==> flow/design.v <==
module ex2_1 (
	      input 		 clk, rst, validi,
	      input [31:0] 	 data_in,
	      output logic 	 valido, 
	      output logic [31:0] data_out
	      );
   enum 			 {S0, S1, S2} state, next;
   logic [31:0]  		 a1, a2, a3;
   logic [31:0]			 counter;
   always_ff @(posedge clk or posedge rst) begin
      if (rst) begin
	 data_out <= 32'b0;
	 valido <= 1'b0;
	 state = S0;
	 counter = 0;
	 a1 = 0;
	 a2 = 0;
	 a3 = 0;
      end
      else begin
	 case (state)
	   S0: begin
	      if (validi) 
		  	begin
		  		a1 = data_in;
		  		a2 += data_in;
		  		a3 *= data_in;
		  		data_out <= a2;
		 		if(counter > 2 && (counter % 3 == 0)) 
					begin
	 	 				valido <= 1'b1;
		 			end
		 		next = S1;
		 		counter += 1;
		  	end
		  else 
		  	begin
		 		next = S0;
		 		counter = 0;
				valido <= 1'b0;
	      	end
	   end
	   S1: begin
	      if (validi) 
		  	begin
		 		a1 *= data_in;
		 		a2 = data_in;
		 		a3 += data_in;
		 		data_out <= a3;
		 		if(counter > 2 && (counter % 3 == 1)) 
					begin
	 	 				valido <= 1'b1;
		 			end
		 		next = S2;
		 		counter += 1;
			end	      
		  else 
		  	begin
				next = S0;
				counter = 0;
				valido <= 1'b0;
		  	end
	   end
	   S2: begin
	      if (validi) 
		  	begin
		 		a1 += data_in;
		 		a2 *= data_in;
		 		a3 = data_in;
		 		data_out <= a1;
		 		if(counter % 3 == 2) 
					begin
		 				valido <= 1'b1;
		  			end
	      		next = S0;
		  		counter += 1;
			end
		  else 
		  	begin
				next = S0;
		 		counter = 0;
				valido <= 1'b0;
			end
	   end
	 endcase
	 state = next;
      end
   end
endmodule
export LEC_CHECK = 0
export ABC_AREA = 1
export CAP_MARGIN = 0
export CELL_PAD_IN_SITES_DETAIL_PLACEMENT = 2
export CORE_MARGIN = 2
export CORE_UTILIZATION = 40
export CTS_CLUSTER_SIZE = 12
export GPL_ROUTABILITY_DRIVEN = 0
export HOLD_SLACK_MARGIN = -0.01
export MAX_ROUTING_LAYER = met4
export SLEW_MARGIN = 20
export TNS_END_PERCENT = 35
create_clock -name core_clock -period 10.0 [get_ports {clk}]
run.sh (not shown) runs the stock make flow with config.mk's settings and CLKGATE_MAP_FILE=.
The starting point aborted during global routing on GRT-0232.
Edit:
ABC_AREA = unset   (was 1)
CAP_MARGIN = 20   (was 0)
CELL_PAD_IN_SITES_DETAIL_PLACEMENT = unset   (was 2)
CTS_CLUSTER_SIZE = unset   (was 12)
GPL_ROUTABILITY_DRIVEN = unset   (was 0)
HOLD_SLACK_MARGIN = unset   (was -0.01)
MAX_ROUTING_LAYER = unset   (was met4)
TNS_END_PERCENT = unset   (was 35)
clock period = 17.0 ns   (was 10.0 ns; I/O delays follow)
What happened: The changed run ran to the end with no violations; synthesized cell count falls by 7.7%; die size rises by 0.67%; synthesized area rises by 0.67%.
Edit:
CORE_UTILIZATION = 14   (was 40)
clock period = 13.6 ns   (was 17.0 ns; I/O delays follow)
Outcome: Cell count came out higher by 41%; core utilization came out lower by 26 points; final area came out higher by 7.3%; sequential cell count stays the same.
Edit:
CORE_UTILIZATION = 66   (was 14)
MAX_ROUTING_LAYER = met4   (was unset)
TNS_END_PERCENT = 5   (was unset)
clock period = 8.94 ns   (was 13.6 ns; I/O delays follow)
The changed run reached the layout checks and failed them: negative setup slack.
Worst setup slack degrades by 1.8 ns.
Count of clock-buffer cells in the layout shrinks by 1.
Clock skew shrinks by 0.022 ns.
Wire length shrinks by 3.7%.
Die size shrinks by 78%.
First-iteration DRC count grows by 19%.
Edit:
CAP_MARGIN = 15   (was 20)
CORE_UTILIZATION = 71   (was 66)
MAX_ROUTING_LAYER = unset   (was met4)
SETUP_SLACK_MARGIN = -0.59   (was unset)
TNS_END_PERCENT = unset   (was 5)
clock period = 8.13 ns   (was 8.94 ns; I/O delays follow)
What happened:
- The new run finished with negative setup slack left
- worst setup slack loses 0.90 ns
- first-iteration DRC count came out higher by 33%
- cell area came out higher by 5.5%
- die area came out lower by 7.0%

---

Starts from the design.v that is shown in full above.
Settings: LEC_CHECK=0, CAP_MARGIN=20, CORE_MARGIN=2, CORE_UTILIZATION=62, SLEW_MARGIN=20; clock period 12.9 ns.
==> next run, changes <==
--- a/flow/config.mk
+++ b/flow/config.mk
@@ -9,3 +9,6 @@
 export CORE_MARGIN = 2
-export CORE_UTILIZATION = 62
+export CORE_UTILIZATION = 72
+export CTS_CLUSTER_DIAMETER = 119
+export CTS_CLUSTER_SIZE = 94
+export SETUP_SLACK_MARGIN = 0.81
 export SLEW_MARGIN = 20
==> flow/constraint.sdc (replaced) <==
create_clock -name core_clock -period 2.85 [get_ports {clk}]
set_input_delay 0.5700 -clock core_clock [delete_from_list [all_inputs] [get_ports {clk}]]
set_output_delay 0.5700 -clock core_clock [all_outputs]
set_load 0.01 [all_outputs]
With this change the flow stopped in global routing (5_1_grt) with GRT-0232. Synthesized area stays the same. Synthesized cell count does not change. Die size shrinks by 14%.
==> next run, changes <==
--- a/flow/config.mk
+++ b/flow/config.mk
@@ -9,6 +9,3 @@
 export CORE_MARGIN = 2
-export CORE_UTILIZATION = 72
-export CTS_CLUSTER_DIAMETER = 119
-export CTS_CLUSTER_SIZE = 94
-export SETUP_SLACK_MARGIN = 0.81
+export CORE_UTILIZATION = 40
 export SLEW_MARGIN = 20
==> flow/constraint.sdc (replaced) <==
create_clock -name core_clock -period 9.8 [get_ports {clk}]
set_input_delay 1.9600 -clock core_clock [delete_from_list [all_inputs] [get_ports {clk}]]
set_output_delay 1.9600 -clock core_clock [all_outputs]
set_load 0.01 [all_outputs]
The changed run completed without violations.
Die size went up by well over a third.
Area after synthesis stays the same.
Synthesized cell count stays the same.
==> next run, changes <==
--- a/flow/config.mk
+++ b/flow/config.mk
@@ -9,3 +9,5 @@
 export CORE_MARGIN = 2
-export CORE_UTILIZATION = 40
+export CORE_UTILIZATION = 70
+export CTS_CLUSTER_SIZE = 32
+export MAX_ROUTING_LAYER = met4
 export SLEW_MARGIN = 20
==> flow/constraint.sdc (replaced) <==
create_clock -name core_clock -period 8.69 [get_ports {clk}]
set_input_delay 1.7380 -clock core_clock [delete_from_list [all_inputs] [get_ports {clk}]]
set_output_delay 1.7380 -clock core_clock [all_outputs]
set_load 0.01 [all_outputs]
This time the run finished but fails on negative setup slack.
Routed wire length climbs by 3.8%.
Global-route usage rises by 22 points.
Synthesized cell count does not change.
Count of clock-buffer cells in the layout went up by 5.
Via count goes up by about 7%.
Cell area rose by 4.9%.
==> next run, changes <==
--- a/flow/config.mk
+++ b/flow/config.mk
@@ -9,5 +9,3 @@
 export CORE_MARGIN = 2
-export CORE_UTILIZATION = 70
-export CTS_CLUSTER_SIZE = 32
-export MAX_ROUTING_LAYER = met4
+export CORE_UTILIZATION = 40
 export SLEW_MARGIN = 20
==> flow/constraint.sdc (replaced) <==
create_clock -name core_clock -period 10.0 [get_ports {clk}]
set_input_delay 2.0000 -clock core_clock [delete_from_list [all_inputs] [get_ports {clk}]]
set_output_delay 2.0000 -clock core_clock [all_outputs]
set_load 0.01 [all_outputs]
Now the flow finished with timing, DRC and antenna clean. Wire length shrinks by 5.0%. Flip-flop count is unchanged. Sequential share of layout area rises by 0.32 points. Global-route usage came out lower by 22 points. Die size came out higher by 74%. Worst setup slack is better by 1.1 ns. First-iteration DRC count is lower by 30%. Synthesized area stays the same.
